== the baseline ==
// cache
module cache (
    input   logic           i_hclk,
    input   logic           i_hnreset,
    input   logic           i_hsel_m,
    input   logic   [31:0]  i_haddr_m,
    input   logic           i_hwrite_m,
    input   logic   [ 2:0]  i_hsize_m,
    input   logic   [ 2:0]  i_hburst_m,
    input   logic   [ 3:0]  i_hprot_m,
    input   logic   [ 1:0]  i_htrans_m,
    input   logic           i_hmastlock_m,
    input   logic           i_hready_m,
    input   logic   [31:0]  i_hwdata_m,
    output  logic           o_hready_m,
    output  logic           o_hresp_m,
    output  logic   [31:0]  o_hrdata_m,
    input   logic           i_nbypass,
    input   logic   [31:0]  i_climit,
    input   logic           i_d_cache_en,
    output  logic           o_hsel_sl,
    output  logic           o_hready_i_sl,
    output  logic   [31:0]  o_haddr_sl,
    output  logic           o_hwrite_sl,
    output  logic   [2:0]   o_hsize_sl,
    output  logic   [1:0]   o_htrans_sl,
    output  logic   [31:0]  o_hwdata_sl,
    input   logic   [31:0]  i_hrdata_sl,
    input   logic           i_hready_o_sl,
    input   logic           i_hresp_sl,
    output  logic           o_mem_en,
    output  logic           o_mem_we,
    output  logic   [7:0]   o_mem_addr,
    output  logic   [31:0]  o_mem_wdata,
    input   logic   [31:0]  i_mem_rdata
    );
==> flow/config.mk <==
export PLATFORM = sky130hd
export DESIGN_NAME = cache
export DESIGN_NICKNAME = cache
export VERILOG_FILES = /design/flow/design.v
export SDC_FILE = /design/flow/constraint.sdc
export NUM_CORES = 4
export LEC_CHECK = 0
export CAP_MARGIN = 20
export CORE_MARGIN = 2
export CORE_UTILIZATION = 58
export CTS_CLUSTER_DIAMETER = 28
export MAX_ROUTING_LAYER = met4
export PLACE_DENSITY = 0.6
export SETUP_SLACK_MARGIN = 1.79
export SLEW_MARGIN = 20
==> flow/constraint.sdc <==
create_clock -name core_clock -period 6.58 [get_ports {i_hclk}]
set_input_delay 1.3160 -clock core_clock [delete_from_list [all_inputs] [get_ports {i_hclk}]]
set_output_delay 1.3160 -clock core_clock [all_outputs]
set_load 0.01 [all_outputs]
run.sh (not shown) runs the stock make flow with config.mk's settings and CLKGATE_MAP_FILE=.
The baseline got as far as global routing, where a tool error ended the run.
For the candidate, these inputs were changed with respect to the baseline:
- CTS_CLUSTER_DIAMETER removed (was 28)
- MAX_ROUTING_LAYER removed (was met4)
--- outcome ---
- The candidate: flow complete, layout not clean; failing: setup timing
- The buffer count from post-CTS setup fixing of the candidate falls short of that of the baseline by 6.6%.
- Re number of resized instances in the post-cts repair step: the candidate and the baseline aren't equal, and the higher value belongs to the candidate.
- Of the candidate and the baseline, the candidate shows the lower placed cell area, with the baseline above it.
- Synthesis-stage register bit count came out exactly the same in the candidate and the baseline.
- The candidate -> the baseline: number of standard cells reported by yosys delta 0, exact match
- Weighted congestion at the end of routability-driven global placement, the candidate and the baseline: higher on the baseline
- Relative to the baseline, number of H-tree branching levels has decreased by 1 in the candidate.
- Looking at number of placed instances with taps included, the candidate sits 19 lower than the baseline does.

* * *

Starting RTL as in the previous note.
Settings: LEC_CHECK=0, CAP_MARGIN=20, CORE_MARGIN=2, CORE_UTILIZATION=40, PLACE_DENSITY=0.6, SLEW_MARGIN=20; clock period 12.0 ns.
Edit:
- CORE_UTILIZATION: 40 -> 58
- PLACE_DENSITY: 0.6 -> 0.8
- TNS_END_PERCENT: default -> 5
- clock period: 12.0 -> 6.59 ns (I/O delays scaled with it)
With this change the flow ran to the end with violations: negative setup slack.
Critical path depth went up by 8.
Wire length rose by 16%.
Clock skew went up by 12 ps.
Total power is higher by 94%.
Sequential cell count does not change.
Worst setup slack is worse by 2800 ps.
Synthesized area does not change.
Clock-buffer cell count goes down by 1.
Non-clock buffer count climbs by 380.
Synthesized cell count stays the same.
Edit:
- CORE_UTILIZATION: 58 -> 40
- PLACE_DENSITY: 0.8 -> 0.6
- TNS_END_PERCENT: 5 -> default
- clock period: 6.59 -> 11.9 ns (I/O delays scaled with it)
Result: Now the flow completed with no timing, DRC or antenna violations; clock-buffer cell count increases by 5; global-route usage shrinks by 21 points; wire length drops by 14%; synthesized area is unchanged; flip-flop count is unchanged; via count came out lower by 17%.
Edit:
- CORE_UTILIZATION: 40 -> 66
- GPL_ROUTABILITY_DRIVEN: default -> 1
- PLACE_DENSITY: 0.6 -> default
- clock period: 11.9 -> 8.58 ns (I/O delays scaled with it)
What happened: The new run aborted during global routing; synthesized area stays the same; die size fell by 39%; synthesized cell count stays the same.
Power figures rest on the tool's default switching activity, not on a simulated workload.
